Setup of run 1:
Design Datapath, start of the top module:
module Datapath(
    input clk,
    input rst,
    input [15:0] gpio_in,
    output [15:0] gpio_out,
    output [15:0] imem_addr,
    input  [15:0] imem_rdata,
    output        dmem_en,
    output        dmem_we,
    output [15:0] dmem_addr,
    output [15:0] dmem_wdata,
    input  [15:0] dmem_rdata
);
For scale: ~3900 cells after synthesis, ~270 flip-flops, about 120 I/O pins.
export LEC_CHECK = 0
export ABC_AREA = 1
export CAP_MARGIN = 20
export CORE_MARGIN = 2
export CORE_UTILIZATION = 67
export CTS_CLUSTER_DIAMETER = 256
export MAX_ROUTING_LAYER = met4
export SLEW_MARGIN = 20
create_clock -name core_clock -period 35.9 [get_ports {clk}]
run.sh (not shown) runs the stock make flow with config.mk's settings and CLKGATE_MAP_FILE=.
Run 1: it failed with a tool error in global routing (5_1_grt), so there are no final results.
Relative to run 1, the following input files were edited for run 2:
--- a/flow/config.mk
+++ b/flow/config.mk
@@ -9,6 +9,9 @@
 export CAP_MARGIN = 20
 export CORE_MARGIN = 2
-export CORE_UTILIZATION = 67
-export CTS_CLUSTER_DIAMETER = 256
+export CORE_UTILIZATION = 71
+export CTS_CLUSTER_DIAMETER = 224
+export CTS_CLUSTER_SIZE = 74
+export HOLD_SLACK_MARGIN = 0.29
 export MAX_ROUTING_LAYER = met4
+export PLACE_DENSITY_LB_ADDON = 0.09
 export SLEW_MARGIN = 20
==> flow/constraint.sdc <==
create_clock -name core_clock -period 24.8 [get_ports {clk}]
set_input_delay 4.9600 -clock core_clock [delete_from_list [all_inputs] [get_ports {clk}]]
set_output_delay 4.9600 -clock core_clock [all_outputs]
set_load 0.01 [all_outputs]
==> results <==
For run 2, the flow was terminated by a tool error in clock tree synthesis (4_1_cts) and produced no final design. Lower row count among run 2 and run 1: run 2. Run 1 -> run 2: area fraction in mux cells delta 0, exact match. | final weighted congestion in routability-driven placement | lower: run 1 |. From run 1 to run 2 the numbers moved as follows: number of cells in the yosys synthesis report held, die area went down 5.5%, floorplan-stage core utilization went up 3.8 points. Re post-synthesis chip area from yosys: no difference whatsoever between run 2 and run 1. Placed standard-cell area: run 2 and run 1 compared, lower one is run 1. Between run 2 and run 1, the total half-perimeter wirelength after legalization and detailed placement is lower for run 1.
Modified inputs, run 3 compared to run 2
==> flow/config.mk <==
export PLATFORM = sky130hd
export DESIGN_NAME = Datapath
export DESIGN_NICKNAME = Datapath
export VERILOG_FILES = /design/flow/design.v
export SDC_FILE = /design/flow/constraint.sdc
export NUM_CORES = 4
export LEC_CHECK = 0
export CAP_MARGIN = 20
export CORE_MARGIN = 2
export CORE_UTILIZATION = 33
export SLEW_MARGIN = 20
==> flow/constraint.sdc <==
create_clock -name core_clock -period 43.6 [get_ports {clk}]
set_input_delay 8.7200 -clock core_clock [delete_from_list [all_inputs] [get_ports {clk}]]
set_output_delay 8.7200 -clock core_clock [all_outputs]
set_load 0.01 [all_outputs]
==> comparison <==
- Per the final summary, run 3 finished and its layout is clean on timing, DRC and antenna.
- Run 3: overall die area about 120% above run 2
- Largest family of logic cells by area = AND-OR/OR-AND gates: run 3; largest family of logic cells by area = simple AND/OR/NAND/NOR gates: run 2
- The area fraction in full adders, half adders and majority gates in run 3 sits 0.44 points below the value recorded for run 2.
- Changes observed in run 3 relative to run 2: post-synth net total down 415, estimated wirelength of the detail-placed design down 11000 um, fraction of the mapped netlist area in compound gates up 14 points.
[inputs] run 4 vs run 3
--- a/flow/config.mk
+++ b/flow/config.mk
@@ -8,4 +8,4 @@
 export CAP_MARGIN = 20
 export CORE_MARGIN = 2
-export CORE_UTILIZATION = 33
+export CORE_UTILIZATION = 40
 export SLEW_MARGIN = 20
Findings:
Relative to run 3, the final cell area reported for run 4 is lower.
Non-clock buffer count: run 4 vs run 3 up 6
The flow did not stop early for run 4: all stages ran, and the layout cleared the timing, design-rule and antenna checks.
From run 3 to run 4 the numbers moved as follows: met2 wirelength from detailed routing lower, worst hold slack after final layout roughly the same, via count essentially unchanged, logic area level.
#### Input delta (run 5 over run 4)
--- a/flow/config.mk
+++ b/flow/config.mk
@@ -8,4 +8,4 @@
 export CAP_MARGIN = 20
 export CORE_MARGIN = 2
-export CORE_UTILIZATION = 40
+export CORE_UTILIZATION = 58
 export SLEW_MARGIN = 20
==> flow/constraint.sdc <==
create_clock -name core_clock -period 24.2 [get_ports {clk}]
set_input_delay 4.8400 -clock core_clock [delete_from_list [all_inputs] [get_ports {clk}]]
set_output_delay 4.8400 -clock core_clock [all_outputs]
set_load 0.01 [all_outputs]
==> comparison <==
Run 4 and run 5: one clean run, run 4; the rest did not finish clean.
For the wire length of the first global-routing pass, run 5 came in about 19% higher than run 4 did.
Changes observed in run 5 relative to run 4: number of iterations in the first detailed-routing pass picked up an extra 1, die size lost 31%, HPWL after detailed placement picked up an extra 20%, final setup slack of the worst path lost 10.82 ns.

## north
Starting RTL as in the previous note.
Settings: LEC_CHECK=0, CAP_MARGIN=0, CELL_PAD_IN_SITES_DETAIL_PLACEMENT=1, CORE_ASPECT_RATIO=0.67, CORE_MARGIN=7, CORE_UTILIZATION=47, CTS_CLUSTER_DIAMETER=59, CTS_CLUSTER_SIZE=65, GPL_ROUTABILITY_DRIVEN=1, HOLD_SLACK_MARGIN=-0.1, MIN_ROUTING_LAYER=met2, PLACE_DENSITY=0.62, SETUP_SLACK_MARGIN=5.0, SLEW_MARGIN=20, TNS_END_PERCENT=40; clock period 49.7 ns.
north never completed; the flow aborted with a tool error in global routing.
The following lists how south was set up differently from north:
==> flow/config.mk <==
export PLATFORM = sky130hd
export DESIGN_NAME = Datapath
export DESIGN_NICKNAME = Datapath
export VERILOG_FILES = /design/flow/design.v
export SDC_FILE = /design/flow/constraint.sdc
export NUM_CORES = 4
export LEC_CHECK = 0
export ABC_AREA = 1
export CAP_MARGIN = 20
export CORE_MARGIN = 2
export CORE_UTILIZATION = 67
export MAX_ROUTING_LAYER = met4
export SLEW_MARGIN = 20
export TNS_END_PERCENT = 5
==> flow/constraint.sdc <==
create_clock -name core_clock -period 35.9 [get_ports {clk}]
set_input_delay 7.1800 -clock core_clock [delete_from_list [all_inputs] [get_ports {clk}]]
set_output_delay 7.1800 -clock core_clock [all_outputs]
set_load 0.01 [all_outputs]
[summary]
- south did not make it past global routing, where a tool error ended it.
- north → south: register share after synthesis grew by 0.71 points; cell area after placement +7.1%.
- Relative to north, the distinct cell type count of the synthesized netlist measured on south has decreased by more than a quarter.
- Going from north to south, post-synthesis cell count saw an increase; total die area saw a decrease.
- In the reports for south and north, the larger clock buffer count from CTS belongs to south.
- Summed standard-cell area reported by yosys: south lower than north
- Die span in y shrinks by a few percent when moving from north to south.
- north -> south: hold buffer count at cts delta 0, exact match
[inputs] east vs south
-- flow/config.mk --
<<< south, line 8
export ABC_AREA = 1
>>> east, line 8
<<< south, line 11
export CORE_UTILIZATION = 67
>>> east, line 10
export CORE_UTILIZATION = 65
<<< south, line 14
export TNS_END_PERCENT = 5
>>> east, line 13
==> flow/constraint.sdc <==
create_clock -name core_clock -period 32.5 [get_ports {clk}]
set_input_delay 6.5000 -clock core_clock [delete_from_list [all_inputs] [get_ports {clk}]]
set_output_delay 6.5000 -clock core_clock [all_outputs]
set_load 0.01 [all_outputs]
Results
east | ERROR | global routing
Diff east..south | xor/xnor share of the synthesized area | negligible
east: total cells reported by yosys after synthesis is about 11% lower than what south reported.
Against south, east reports a simple-gate area share of the yosys netlist that is lower.
Going from south to east, number of distinct library cells after synthesis grew by more than half.
--- input diff east..west ---
-- flow/config.mk --
<<< east, line 10
export CORE_UTILIZATION = 65
>>> west, line 10
export CORE_UTILIZATION = 63
==> flow/constraint.sdc <==
create_clock -name core_clock -period 35.9 [get_ports {clk}]
set_input_delay 7.1800 -clock core_clock [delete_from_list [all_inputs] [get_ports {clk}]]
set_output_delay 7.1800 -clock core_clock [all_outputs]
set_load 0.01 [all_outputs]
Notes after the runs:
No crash in west: every stage finished, but the layout fails its final checks due to negative setup slack.
Tool error GRT-0232 stopped east during global routing; no final results.
On placed wire-length estimate after detailed placement, west does worse than east.
Changes observed in west relative to east: floorplan-stage core utilization shrank by 2.0 points, xor and xnor fraction of the mapped netlist area flat, I/O pin count ~0 delta.
Die area on west is up relative to east.
Cell area after synthesis: west vs east identical
Summary of west over east: count of placed standard cells including taps comparable, y dimension of the die up about 1.5%.
Relative to west, the following input files were edited for middle:
-- flow/config.mk --
<<< west, line 8
>>> middle, line 8
export ABC_AREA = 1
<<< west, line 10
export CORE_UTILIZATION = 63
export MAX_ROUTING_LAYER = met4
>>> middle, line 11
export CORE_UTILIZATION = 72
export PLACE_DENSITY = 0.41
==> flow/constraint.sdc <==
create_clock -name core_clock -period 71.6 [get_ports {clk}]
set_input_delay 14.3200 -clock core_clock [delete_from_list [all_inputs] [get_ports {clk}]]
set_output_delay 14.3200 -clock core_clock [all_outputs]
set_load 0.01 [all_outputs]
Results
- middle: PASS, flow complete, no timing, DRC or antenna violations
- In the reports for middle and west, the smaller fraction of the core area covered by cells at the end of the flow belongs to middle.
- Looking only at global-route usage, and setting everything else aside, the lower value of middle and west goes to middle.
- middle against west: total number of vias dropped 5,154; number of clock sinks barely changed.
- In the reports for middle and west, the smaller post-synth design cell area belongs to middle.
